== harbor ==
## cpu
module cpu(
	input clk,rst,
	output [9:0] instr_Addr,
	input [15:0] instr,
	output reg [8:0] data_Addr,
	output reg [15:0] write_data,
	input [15:0] read_data,
	output write_enable
    );
wire [15:0] sign_Imm;
wire [8:0] immediate;
assign immediate = instr[8:0];
SignExtend sgex(
	.imm(immediate),
	.sgnimm(sign_Imm)
);
wire [3:0] flag_reg,flag_next;
wire save_flags;
register #(4) FlagReg(clk,rst,save_flags,flag_next,flag_reg);
reg [15:0] srcA,srcB;
wire [15:0] res,extra_res;
reg [8:0] SP_next;
wire [8:0] SP_reg;
wire branch,ret,loadPC,reg_from_mem;
wire push,op_stack,wr_X,wr_Y,wr_ACC,extra_write_X;
wire [1:0] sel_srcA,sel_srcB,data_addr_sel,mem_data_wr_sel;
wire [4:0] opsel;
wire ready;
controlUnit cu(
	.instr(instr),
	.branch(branch),
	.ret(ret),
	.loadPC(loadPC),
	.push(push),
	.op_stack(op_stack),
	.opsel(opsel),
	.sel_srcA(sel_srcA),
	.sel_srcB(sel_srcB),
	.ready(ready),
	.data_addr_sel(data_addr_sel),
	.wr_to_data_mem(write_enable),
	.mem_data_wr_sel(mem_data_wr_sel),
	.reg_from_mem(reg_from_mem),
	.extra_write_X(extra_write_X),
  ...
Size in the first run: roughly 10000 cells after synthesis, about 70 I/O pins, ~77000 µm² of cells after synthesis.
==> flow/config.mk <==
export PLATFORM = sky130hd
export DESIGN_NAME = cpu
export DESIGN_NICKNAME = cpu
export VERILOG_FILES = /design/flow/design.v
export SDC_FILE = /design/flow/constraint.sdc
export NUM_CORES = 4
export LEC_CHECK = 0
export CAP_MARGIN = 20
export CELL_PAD_IN_SITES_GLOBAL_PLACEMENT = 1
export CORE_ASPECT_RATIO = 1.88
export CORE_MARGIN = 6
export CORE_UTILIZATION = 50
export GPL_TIMING_DRIVEN = 1
export MAX_ROUTING_LAYER = met4
export SETUP_SLACK_MARGIN = 5.0
export SLEW_MARGIN = 20
export TNS_END_PERCENT = 70
==> flow/constraint.sdc <==
create_clock -name core_clock -period 212.0 [get_ports {clk}]
set_input_delay 42.4000 -clock core_clock [delete_from_list [all_inputs] [get_ports {clk}]]
set_output_delay 42.4000 -clock core_clock [all_outputs]
set_load 0.01 [all_outputs]
run.sh (not shown) runs the stock make flow with config.mk's settings and CLKGATE_MAP_FILE=.
> inputs changed (harbor -> amber)
Settings: a deleted TNS_END_PERCENT that had been 70; a change of CORE_UTILIZATION from 50 to 70; an added CTS_CLUSTER_SIZE of 22; an added ABC_AREA of 1; a change of CAP_MARGIN from 20 to 40; a deleted MAX_ROUTING_LAYER that had been met4; a deleted CORE_ASPECT_RATIO that had been 1.88; a change of CORE_MARGIN from 6 to 2; an added CTS_CLUSTER_DIAMETER of 340; a deleted CELL_PAD_IN_SITES_GLOBAL_PLACEMENT that had been 1; a deleted GPL_TIMING_DRIVEN that had been 1; a deleted SETUP_SLACK_MARGIN that had been 5.0; a change of the clock period (ns, I/O delays scaled along) from 212.0 to 110.0.
==> results <==
Across harbor and amber, a clean result was obtained everywhere but in amber. FAIL amber @ 5_1_grt: tool exited with error. Number of placement rows: amber vs harbor down about 37%. amber and harbor ended up with roughly the same flip-flop and latch count after synthesis. Taking amber as 1.0, harbor lands at 0.851 on synthesized cell count. amber -> harbor: hold buffer count at cts delta 0, exact match. Average cell area after synthesis of amber falls short of that of harbor by more than 10%. Placed cell count, harbor and amber: larger value in amber. harbor -> amber: chip width increased by more than 10%.
For ember, these inputs were changed with respect to amber:
Settings: CAP_MARGIN: 40 -> 20; CORE_UTILIZATION: 70 -> 40; CTS_CLUSTER_DIAMETER: 340 -> unset; ABC_AREA: 1 -> unset; CTS_CLUSTER_SIZE: 22 -> unset; the clock period (ns, I/O delays scaled along): 110.0 -> 165.0.
ember was carried through to the last stage, and its layout satisfied the timing, design-rule and antenna checks.
Weighted congestion at the end of routability-driven global placement, ember and amber: larger value in amber
Compared with amber, total number of placement rows in ember increased by more than a quarter.
In the metrics for ember and amber, the one carrying the higher vertical die dimension is ember.
On TritonCTS buffer count, the lower figure sits with amber, not ember.
Share of synthesized area spent on multiplexers, ember and amber: smaller value in amber
ember vs amber: simple logic cell fraction of the synthesized area down in ember
## Diff of input files: sierra against ember
Settings: changing CORE_UTILIZATION from 40 to 58; changing the clock period (ns, I/O delays scaled along) from 165.0 to 135.0.
--- outcome ---
- sierra: ODB-0269 in 5_1_grt -> run aborted
- Looking at number of H-tree levels across ember and sierra, the one that comes out lower is sierra.
- | setup slack at placement | sierra vs ember | worse |
- Diff ember -> sierra: die area went down by about 30%, die span in y went down by about 17%, width of the die went down by 17%, number of buffers created by CTS went down by 6, number of placed instances with taps included went up by 406.
- The buffers inserted during post-CTS setup optimization in sierra sits 314 above the value recorded for ember.
The inputs of tundra differ from those of sierra as listed below.
Settings: changing the clock period (ns, I/O delays scaled along) from 135.0 to 157.0.
[summary]
tundra had finished all stages when the layout checks came back failing, citing capacitance limit, slew limit, setup timing. In tundra the post-cts gate resize count turned out about 37% lower than in sierra. Die area: sierra vs tundra — no meaningful difference. Reported for sierra and tundra, die width turned out identical to the last digit. As of tundra, post-CTS setup buffer count had fallen by more than a quarter compared to sierra. Compared with sierra, tundra shows number of CTS-inserted buffers lower by 2. As of tundra, placed cell count had fallen by a little under 10% compared to sierra.
Edits applied to the flow inputs when going from tundra to xenon:
Settings: putting ABC_AREA at 1 where nothing was set; putting PLACE_DENSITY_LB_ADDON at 0.0 where nothing was set; putting CTS_CLUSTER_SIZE at 98 where nothing was set; swapping 58 for 57 in CORE_UTILIZATION; putting CTS_CLUSTER_DIAMETER at 225 where nothing was set; swapping 157.0 for 114.0 in the clock period (ns, I/O delays scaled along).
## What came out
- For xenon, the flow was terminated by a tool error in 5_1_grt and produced no final design.
- Number of buffers created by CTS down 20 in xenon wrt tundra
- Diff tundra -> xenon: number of buffers added for setup after CTS went up 129, gate count after technology mapping rose by 17%, horizontal extent of the die now sits higher.
- For net count entering floorplan, dividing the value from tundra by the value from xenon gives 0.867.
- From tundra to xenon the numbers moved as follows: adder-cell area share of the yosys netlist now smaller; chip footprint now larger.
- Yosys chip area in xenon is 3.2% above tundra.

---

cpu again, from the RTL that the note above started with.
export LEC_CHECK = 0
export CAP_MARGIN = 15
export CORE_ASPECT_RATIO = 1.2
export CORE_MARGIN = 2
export CORE_UTILIZATION = 72
export CTS_CLUSTER_DIAMETER = 198
export GPL_TIMING_DRIVEN = 1
export MIN_ROUTING_LAYER = met1
export SETUP_SLACK_MARGIN = -1.34
export SLEW_MARGIN = 20
create_clock -name core_clock -period 116.0 [get_ports {clk}]
The baseline did not get past global routing (5_1_grt), error GRT-0116.
Rerun with:
CAP_MARGIN = 40   (was 15)
CORE_UTILIZATION = 23   (was 72)
CTS_CLUSTER_DIAMETER = 153   (was 198)
CTS_CLUSTER_SIZE = 23   (was unset)
HOLD_SLACK_MARGIN = 0.16   (was unset)
PLACE_DENSITY = 0.57   (was unset)
SETUP_SLACK_MARGIN = unset   (was -1.34)
clock period = 164.0 ns   (was 116.0 ns; I/O delays follow)
Effect:
- Now the flow finished with timing, DRC and antenna clean
- synthesized area does not change
- die size came out higher to 3.1 times its value
- synthesized cell count is unchanged
Rerun with:
CAP_MARGIN = 20   (was 40)
CORE_ASPECT_RATIO = unset   (was 1.2)
CORE_UTILIZATION = 67   (was 23)
CTS_CLUSTER_DIAMETER = unset   (was 153)
CTS_CLUSTER_SIZE = unset   (was 23)
GPL_TIMING_DRIVEN = unset   (was 1)
HOLD_SLACK_MARGIN = 0.3   (was 0.16)
MAX_ROUTING_LAYER = met4   (was unset)
MIN_ROUTING_LAYER = unset   (was met1)
PLACE_DENSITY = unset   (was 0.57)
TNS_END_PERCENT = 5   (was unset)
clock period = 154.0 ns   (was 164.0 ns; I/O delays follow)
This time the run never finished: it broke off in global routing (5_1_grt), error GRT-0232.
Die area decreases by 65%.
Synthesized area stays the same.
Synthesized cell count stays the same.
Rerun with:
CAP_MARGIN = 15   (was 20)
CORE_ASPECT_RATIO = 1.2   (was unset)
CORE_UTILIZATION = 58   (was 67)
CTS_CLUSTER_DIAMETER = 153   (was unset)
GPL_TIMING_DRIVEN = 1   (was unset)
HOLD_SLACK_MARGIN = unset   (was 0.3)
MAX_ROUTING_LAYER = unset   (was met4)
MIN_ROUTING_LAYER = met1   (was unset)
SETUP_SLACK_MARGIN = -1.34   (was unset)
TNS_END_PERCENT = unset   (was 5)
clock period = 100.0 ns   (was 154.0 ns; I/O delays follow)
With this change the flow finished with setup timing left.
Area after synthesis does not change.
Die area came out higher by 15%.
Synthesized cell count is unchanged.

---

Setup of wip/lagoon:
Starting RTL as in the previous note.
## cpu
module cpu(
	input clk,rst,
	output [9:0] instr_Addr,
	input [15:0] instr,
	output reg [8:0] data_Addr,
	output reg [15:0] write_data,
	input [15:0] read_data,
	output write_enable
    );
clock: 110.0 ns
lec_check: 0
cap_margin: 15
core_aspect_ratio: 1.2
core_margin: 2
core_utilization: 72
cts_cluster_diameter: 45
cts_cluster_size: 33
gpl_timing_driven: 1
min_routing_layer: met1
setup_slack_margin: -1.34
slew_margin: 20
tns_end_percent: 5
wip/lagoon: it failed during 5_1_grt, and the tool reported GRT-0116.
Modified inputs, wip/maple compared to wip/lagoon
# wip/lagoon
export LEC_CHECK = 0
export CAP_MARGIN = 15
export CORE_ASPECT_RATIO = 1.2
export CORE_MARGIN = 2
export CORE_UTILIZATION = 72
export CTS_CLUSTER_DIAMETER = 45
export CTS_CLUSTER_SIZE = 33
export GPL_TIMING_DRIVEN = 1
export MIN_ROUTING_LAYER = met1
export SETUP_SLACK_MARGIN = -1.34
export SLEW_MARGIN = 20
export TNS_END_PERCENT = 5
create_clock -name core_clock -period 110.0 [get_ports {clk}]
# wip/maple
export LEC_CHECK = 0
export ABC_AREA = 1
export CAP_MARGIN = 20
export CORE_MARGIN = 2
export CORE_UTILIZATION = 57
export PLACE_DENSITY_LB_ADDON = 0.0
export SLEW_MARGIN = 20
create_clock -name core_clock -period 237.0 [get_ports {clk}]
[summary]
For wip/lagoon, the flow was terminated by a tool error in 5_1_grt and produced no final design. wip/maple completed; timing, DRC and antenna clean. The die used by wip/maple is larger than the one used by wip/lagoon. The count of cells resized by post-cts repair reported for wip/maple is smaller than that of wip/lagoon by 201. wip/maple against wip/lagoon: total CTS buffers picked up an extra 5; chip area in the Yosys report picked up an extra 3.2%. For area of the placeable core, dividing the value from wip/lagoon by the value from wip/maple gives 0.77.
Here is what was changed in the inputs of wip/quartz compared with wip/maple.
# wip/maple
export LEC_CHECK = 0
export ABC_AREA = 1
export CAP_MARGIN = 20
export CORE_MARGIN = 2
export CORE_UTILIZATION = 57
export PLACE_DENSITY_LB_ADDON = 0.0
export SLEW_MARGIN = 20
create_clock -name core_clock -period 237.0 [get_ports {clk}]
# wip/quartz
export LEC_CHECK = 0
export CAP_MARGIN = 20
export CORE_MARGIN = 2
export CORE_UTILIZATION = 30
export SLEW_MARGIN = 20
create_clock -name core_clock -period 164.0 [get_ports {clk}]
--- outcome ---
- wip/quartz finished end to end and its layout was clean on timing, DRC and antenna.
- Delta (wip/quartz minus wip/maple): global-route usage shows a reduction of 20 points; area growth from synthesis to final layout shows an increase of 16 points; number of multi-input combinational cells shows a reduction of 8.4%.
- Relative to wip/maple, share of the yosys chip area belonging to registers increased by 0.20 points in wip/quartz.
- instr[13] as the critical path startpoint was reported by wip/quartz, and instr[11] by wip/maple.
- As of wip/quartz, critical path depth had fallen by more than 10% compared to wip/maple.
- Looking at number of global-route vias before repair, wip/quartz sits 6.5% below wip/maple.
- wip/quartz vs. wip/maple: number of nets produced by synthesis went down by 1811.
- In the tables for wip/maple and wip/quartz, total antenna diodes in the routed design reads lower with wip/maple.
- wip/quartz vs. wip/maple: core utilization moved down.
diff inputs: wip/quartz => wip/fjord
# wip/quartz
export LEC_CHECK = 0
export CAP_MARGIN = 20
export CORE_MARGIN = 2
export CORE_UTILIZATION = 30
export SLEW_MARGIN = 20
create_clock -name core_clock -period 164.0 [get_ports {clk}]
# wip/fjord
export LEC_CHECK = 0
export ABC_AREA = 1
export CAP_MARGIN = 5
export CORE_MARGIN = 2
export CORE_UTILIZATION = 71
export CTS_CLUSTER_DIAMETER = 279
export CTS_CLUSTER_SIZE = 95
export PLACE_DENSITY = 0.37
export SLEW_MARGIN = 20
create_clock -name core_clock -period 117.0 [get_ports {clk}]
--- outcome ---
FAIL wip/fjord @ 5_1_grt: tool exited with error
wip/quartz -> wip/fjord: global placement routability congestion increased by more than a quarter
Effective utilization at floorplan (lower): wip/quartz
Simple-gate share of the synthesized area sits higher in wip/fjord than in wip/quartz.
#### Input delta (wip/violet over wip/fjord)
# wip/fjord
export LEC_CHECK = 0
export ABC_AREA = 1
export CAP_MARGIN = 5
export CORE_MARGIN = 2
export CORE_UTILIZATION = 71
export CTS_CLUSTER_DIAMETER = 279
export CTS_CLUSTER_SIZE = 95
export PLACE_DENSITY = 0.37
export SLEW_MARGIN = 20
create_clock -name core_clock -period 117.0 [get_ports {clk}]
# wip/violet
export LEC_CHECK = 0
export ABC_AREA = 1
export CAP_MARGIN = 5
export CORE_ASPECT_RATIO = 1.17
export CORE_MARGIN = 2
export CORE_UTILIZATION = 69
export CTS_CLUSTER_DIAMETER = 304
export CTS_CLUSTER_SIZE = 95
export PLACE_DENSITY = 0.38
export SLEW_MARGIN = 20
export TNS_END_PERCENT = 10
create_clock -name core_clock -period 112.0 [get_ports {clk}]
--- outcome ---
- wip/violet: it failed with a tool error in 5_1_grt, so there are no final results.
- Taking wip/violet as 1.0, wip/fjord lands at 1.7 on count of cells resized by post-cts repair.
- Changes observed in wip/violet relative to wip/fjord: initial core utilization down 2.0 points; post-synthesis chip area from yosys flat; die area up 2.9%; register area share after synthesis flat.
